==> job 6804 <==
==> flow/design.v <==
`timescale 1ns/10ps
module  ATCONV(
	input		clk,
	input		reset,
	output 	    busy,	
	input		ready,	
	output reg	[11:0]	iaddr,
	input signed [12:0]	idata,
	output	reg 	cwr,
	output  reg	[11:0]	caddr_wr,
	output reg 	[12:0] 	cdata_wr,
	output	reg 	crd,
	output reg	[11:0] 	caddr_rd,
	input 	[12:0] 	cdata_rd,
	output reg 	csel
	);
	reg [2:0] cur_state, next_state;
	localparam IDLE = 3'd0;
	localparam READ_IMAGE = 3'd1;
	localparam WRITE_MEM0 = 3'd2;
	localparam READ_MEM0 = 3'd3;
	localparam WRITE_MEM1 = 3'd4;
	localparam FINISH = 3'd5;
	reg [5:0] col, row;
	reg [4:0] tempX_L0, tempY_L0;
	reg [3:0] cnt;
	wire [3:0] is_pad;
	assign is_pad[0] = (col < 6'd2);
	assign is_pad[1] = (col > 6'd61);
	assign is_pad[2] = (row < 6'd2);
	assign is_pad[3] = (row > 6'd61);
	assign busy = !(cur_state == FINISH || cur_state == IDLE);
    reg signed [12:0] kernal;
	reg signed [29:0] conv_sum;
	reg [12:0] max;
	always @(posedge clk or posedge reset) begin
		if(reset) cur_state <= IDLE; 
		else cur_state <= next_state;
	end
	always @(*) begin
		case(cur_state)
			IDLE: begin
				if(ready == 1'b1) next_state = READ_IMAGE;
				else next_state = IDLE;
			end
			READ_IMAGE: begin
				if(cnt == 4'd11) next_state = WRITE_MEM0;
				else next_state = READ_IMAGE;
			end
			WRITE_MEM0: begin
				if(row == 6'd63 && col == 6'd63) next_state = READ_MEM0;
				else next_state = READ_IMAGE;
			end
			READ_MEM0: begin
				if(cnt == 4'd5) next_state = WRITE_MEM1;
				else next_state = READ_MEM0;
			end
			WRITE_MEM1: begin
				if(row == 6'd62 && col == 6'd62) next_state = FINISH;
				else next_state = READ_MEM0;
			end
			FINISH: begin
				next_state = IDLE;
			end
			default: begin
				next_state = IDLE;
			end
		endcase
	end
	always @(posedge clk or posedge reset) begin
		if(reset) begin
			col <= 6'd0;
			row <= 6'd0;
			cnt <= 4'd0;
			tempX_L0 <= 5'd0;
			tempY_L0 <= 5'd0;
			csel <= 1'b0;
			cwr <= 1'b0;
			crd <= 1'b0;
			max <= 13'd0;
			iaddr <= 12'd0;
			caddr_rd <= 12'd0;
			caddr_wr <= 12'd0;
			cdata_wr <= 13'd0;
		end
		else begin
			case(cur_state)
				READ_IMAGE: begin
					case(cnt)
						4'd0: begin   
							case({is_pad[2], is_pad[0]})
								2'b00: iaddr <= {row-6'd2, col-6'd2};
								2'b01: iaddr <= {row-6'd2, 6'd0};
								2'b10: iaddr <= {6'd0, col-6'd2};
								2'b11: iaddr <= {6'd0, 6'd0};
						    endcase
							conv_sum <= 30'd0;
						end
						4'd1: begin   
							if(is_pad[2] == 1'b1) iaddr <= {6'd0, col};
							else iaddr <= {row-6'd2, col};
							conv_sum <= $signed(idata) * kernal;
						end
						4'd2: begin   
							case({is_pad[2], is_pad[1]})
								2'b00: iaddr <= {row-6'd2, col+6'd2};
								2'b01: iaddr <= {row-6'd2, 6'd63};
								2'b10: iaddr <= {6'd0, col+6'd2};
								2'b11: iaddr <= {6'd0, 6'd63};
							endcase
							conv_sum <= conv_sum + $signed(idata) * kernal;
						end
						4'd3: begin   
							if(is_pad[0] == 1'b1) iaddr <= {row, 6'd0};
							else iaddr <= {row, col-6'd2};
							conv_sum <= conv_sum + $signed(idata) * kernal;
						end
						4'd4: begin   
							iaddr <= {row, col};
							conv_sum <= conv_sum + $signed(idata) * kernal;
						end
						4'd5: begin   
							if(is_pad[1] == 1'b1) iaddr <= {row, 6'd63};
							else iaddr <= {row, col+6'd2};
							conv_sum <= conv_sum + $signed(idata) * kernal;
						end
						4'd6: begin   
							case({is_pad[3], is_pad[0]})
								2'b00: iaddr <= {row+6'd2, col-6'd2};
								2'b01: iaddr <= {row+6'd2, 6'd0};
								2'b10: iaddr <= {6'd63, col-6'd2};
								2'b11: iaddr <= {6'd63, 6'd0};
							endcase
							conv_sum <= conv_sum + $signed(idata) * kernal;
						end
						4'd7: begin   
							if(is_pad[3] == 1'b1) iaddr <= {6'd63, col};
							else iaddr <= {row+6'd2, col};
							conv_sum <= conv_sum + $signed(idata) * kernal;
						end
						4'd8: begin   
							case({is_pad[3], is_pad[1]})
								2'b00: iaddr <= {row+6'd2, col+6'd2};
								2'b01: iaddr <= {row+6'd2, 6'd63};
								2'b10: iaddr <= {6'd63, col+6'd2};
								2'b11: iaddr <= {6'd63, 6'd63};
							endcase
							conv_sum <= conv_sum + $signed(idata) * kernal;
						end
						4'd9: begin
							conv_sum <= conv_sum + $signed(idata) * kernal;
						end
						4'd10: begin
							conv_sum <= conv_sum + $signed(13'h1FF4);
						end
						4'd11: begin
							caddr_wr <= {row, col};
							cdata_wr <= (conv_sum[16] || conv_sum[16:4] <= 13'd11)? 13'd0 : conv_sum[16:4]-13'd11;
						end
					endcase
					if(cnt == 11) begin
						cnt <= 4'd0;
						cwr <= 1'b1;
						csel <= 1'b0;
					end
					else 
						cnt <= cnt + 4'd1;
				end
				WRITE_MEM0: begin
					cwr <= 1'b0;
					if(col == 6'd63) begin
						col <= 6'd0;
						row <= row + 6'd1;
					end
					else 
						col <= col + 6'd1;
					if(row == 6'd63 && col == 6'd63) begin
						row <= 6'd0;
						col <= 6'd0;
						cwr <= 1'b0;
						crd <= 1'b1;
						csel <= 1'b0;
					end
				end
				READ_MEM0: begin
					case(cnt)
						4'd0: begin
							caddr_rd <= {row, col};
							max <= 13'd0;
						end
						4'd1: begin
							caddr_rd <= {row, col+6'd1};
							max <= cdata_rd;
						end
						4'd2: begin
							caddr_rd <= {row+6'd1, col};
							max <= (max > cdata_rd)? max : cdata_rd; 
						end
						4'd3: begin
							caddr_rd <= {row+6'd1, col+6'd1};
							max <= (max > cdata_rd)? max : cdata_rd; 
						end
						4'd4: begin
							max <= (max > cdata_rd)? max : cdata_rd;
						end
						4'd5: begin 
							caddr_wr <= {tempY_L0, tempX_L0};
							if(max != 13'd0) begin
								if(max[3:0] != 13'd0) cdata_wr <= (max[12:4] + 1) << 4;
								else cdata_wr <= max[12:4] << 4;
							end
							else 
								cdata_wr <= 13'd0;
						end
					endcase
					if(cnt == 4'd5) begin
						cnt <= 4'd0;
						cwr <= 1'b1;
						crd <= 1'b0;
						csel <= 1'b1;
					end
					else 
						cnt <= cnt + 4'd1;
				end
				WRITE_MEM1: begin
					if(tempX_L0 == 5'd31) begin
						tempY_L0 <= tempY_L0 + 5'd1;
						tempX_L0 <= 5'd0;
					end
					else 
						tempX_L0 <= tempX_L0 + 5'd1;
					if(col == 6'd62) begin
						col <= 6'd0;
						row <= row + 6'd2;
					end
					else
						col <= col + 6'd2;
					if(row == 6'd62 && col == 6'd62) begin
						cwr <= 1'b0;
						crd <= 1'b0;
						csel <= 1'b0;
					end
					else begin
						cwr <= 1'b0;
						crd <= 1'b1;
						csel <= 1'b0;
					end
				end
				FINISH: begin
					row <= 6'd0;
					col <= 6'd0;
					tempX_L0 <= 5'd0;
					tempY_L0 <= 5'd0;
				end
			endcase
		end
	end
	always @(*) begin
		case(cnt)
			4'd1: kernal = 13'h1FFF;
			4'd2: kernal = 13'h1FFE;
			4'd3: kernal = 13'h1FFF;
			4'd4: kernal = 13'h1FFC;
			4'd5: kernal = 13'h0010;
			4'd6: kernal = 13'h1FFC;
			4'd7: kernal = 13'h1FFF;
			4'd8: kernal = 13'h1FFE;
			4'd9: kernal = 13'h1FFF;
			default: kernal = 13'h0;
		endcase
	end
endmodule
==> flow/run.sh <==
#!/bin/bash
# the make line also repeats each setting of config.mk as NAME=value (left out here)
make -C /OpenROAD-flow-scripts/flow DESIGN_CONFIG=/design/flow/config.mk WORK_HOME=/design/flow/orfs CLKGATE_MAP_FILE= finish
==> flow/config.mk <==
export PLATFORM = sky130hd
export DESIGN_NAME = ATCONV
export DESIGN_NICKNAME = ATCONV
export VERILOG_FILES = /design/flow/design.v
export SDC_FILE = /design/flow/constraint.sdc
export NUM_CORES = 4
export LEC_CHECK = 0
export ABC_AREA = 1
export CAP_MARGIN = 20
export CELL_PAD_IN_SITES_DETAIL_PLACEMENT = 2
export CELL_PAD_IN_SITES_GLOBAL_PLACEMENT = 2
export CORE_ASPECT_RATIO = 1.72
export CORE_MARGIN = 7
export CORE_UTILIZATION = 40
export CTS_CLUSTER_DIAMETER = 191
export CTS_CLUSTER_SIZE = 58
export GPL_ROUTABILITY_DRIVEN = 1
export GPL_TIMING_DRIVEN = 0
export HOLD_SLACK_MARGIN = 0.09
export PLACE_DENSITY = 0.68
export SLEW_MARGIN = 20
export TNS_END_PERCENT = 60
==> flow/constraint.sdc <==
create_clock -name core_clock -period 14.9 [get_ports {clk}]
set_input_delay 2.9800 -clock core_clock [delete_from_list [all_inputs] [get_ports {clk}]]
set_output_delay 2.9800 -clock core_clock [all_outputs]
set_load 0.01 [all_outputs]
==> job 4106: changes against job 6804 <==
- ABC_AREA: 1 -> unset
- CELL_PAD_IN_SITES_DETAIL_PLACEMENT: 2 -> unset
- CELL_PAD_IN_SITES_GLOBAL_PLACEMENT: 2 -> unset
- CORE_ASPECT_RATIO: 1.72 -> unset
- CORE_MARGIN: 7 -> 2
- CORE_UTILIZATION: 40 -> 54
- CTS_CLUSTER_DIAMETER: 191 -> unset
- CTS_CLUSTER_SIZE: 58 -> unset
- GPL_ROUTABILITY_DRIVEN: 1 -> unset
- GPL_TIMING_DRIVEN: 0 -> unset
- HOLD_SLACK_MARGIN: 0.09 -> unset
- PLACE_DENSITY: 0.68 -> unset
- SETUP_SLACK_MARGIN: unset -> -0.61
- TNS_END_PERCENT: 60 -> unset
==> flow/constraint.sdc (replaced) <==
create_clock -name core_clock -period 8.68 [get_ports {clk}]
set_input_delay 1.7360 -clock core_clock [delete_from_list [all_inputs] [get_ports {clk}]]
set_output_delay 1.7360 -clock core_clock [all_outputs]
set_load 0.01 [all_outputs]
==> job 479: changes against job 6804 <==
- ABC_AREA: 1 -> unset
- CELL_PAD_IN_SITES_DETAIL_PLACEMENT: 2 -> unset
- CELL_PAD_IN_SITES_GLOBAL_PLACEMENT: 2 -> unset
- CORE_ASPECT_RATIO: 1.72 -> unset
- CORE_MARGIN: 7 -> 2
- CORE_UTILIZATION: 40 -> 53
- CTS_CLUSTER_DIAMETER: 191 -> unset
- CTS_CLUSTER_SIZE: 58 -> unset
- GPL_ROUTABILITY_DRIVEN: 1 -> unset
- GPL_TIMING_DRIVEN: 0 -> unset
- HOLD_SLACK_MARGIN: 0.09 -> unset
- MAX_ROUTING_LAYER: unset -> met4
- PLACE_DENSITY: 0.68 -> unset
- SETUP_SLACK_MARGIN: unset -> 1.63
- TNS_END_PERCENT: 60 -> 5
==> flow/constraint.sdc (replaced) <==
create_clock -name core_clock -period 8.68 [get_ports {clk}]
set_input_delay 1.7360 -clock core_clock [delete_from_list [all_inputs] [get_ports {clk}]]
set_output_delay 1.7360 -clock core_clock [all_outputs]
set_load 0.01 [all_outputs]
==> comparison <==
Critical path depth, highest first: job 6804, job 479, job 4106. The lowest global-route usage belongs to job 6804, the highest to job 479. Flip-flop count is the same in job 479 and job 4106. Against job 4106, the synthesized cell count of job 6804 is larger by about 17%. Clock-buffer cell count, lowest first: job 4106, job 479, job 6804. Of job 6804 and job 4106, job 6804 has the higher register-to-register slack (gap 5.2 ns).
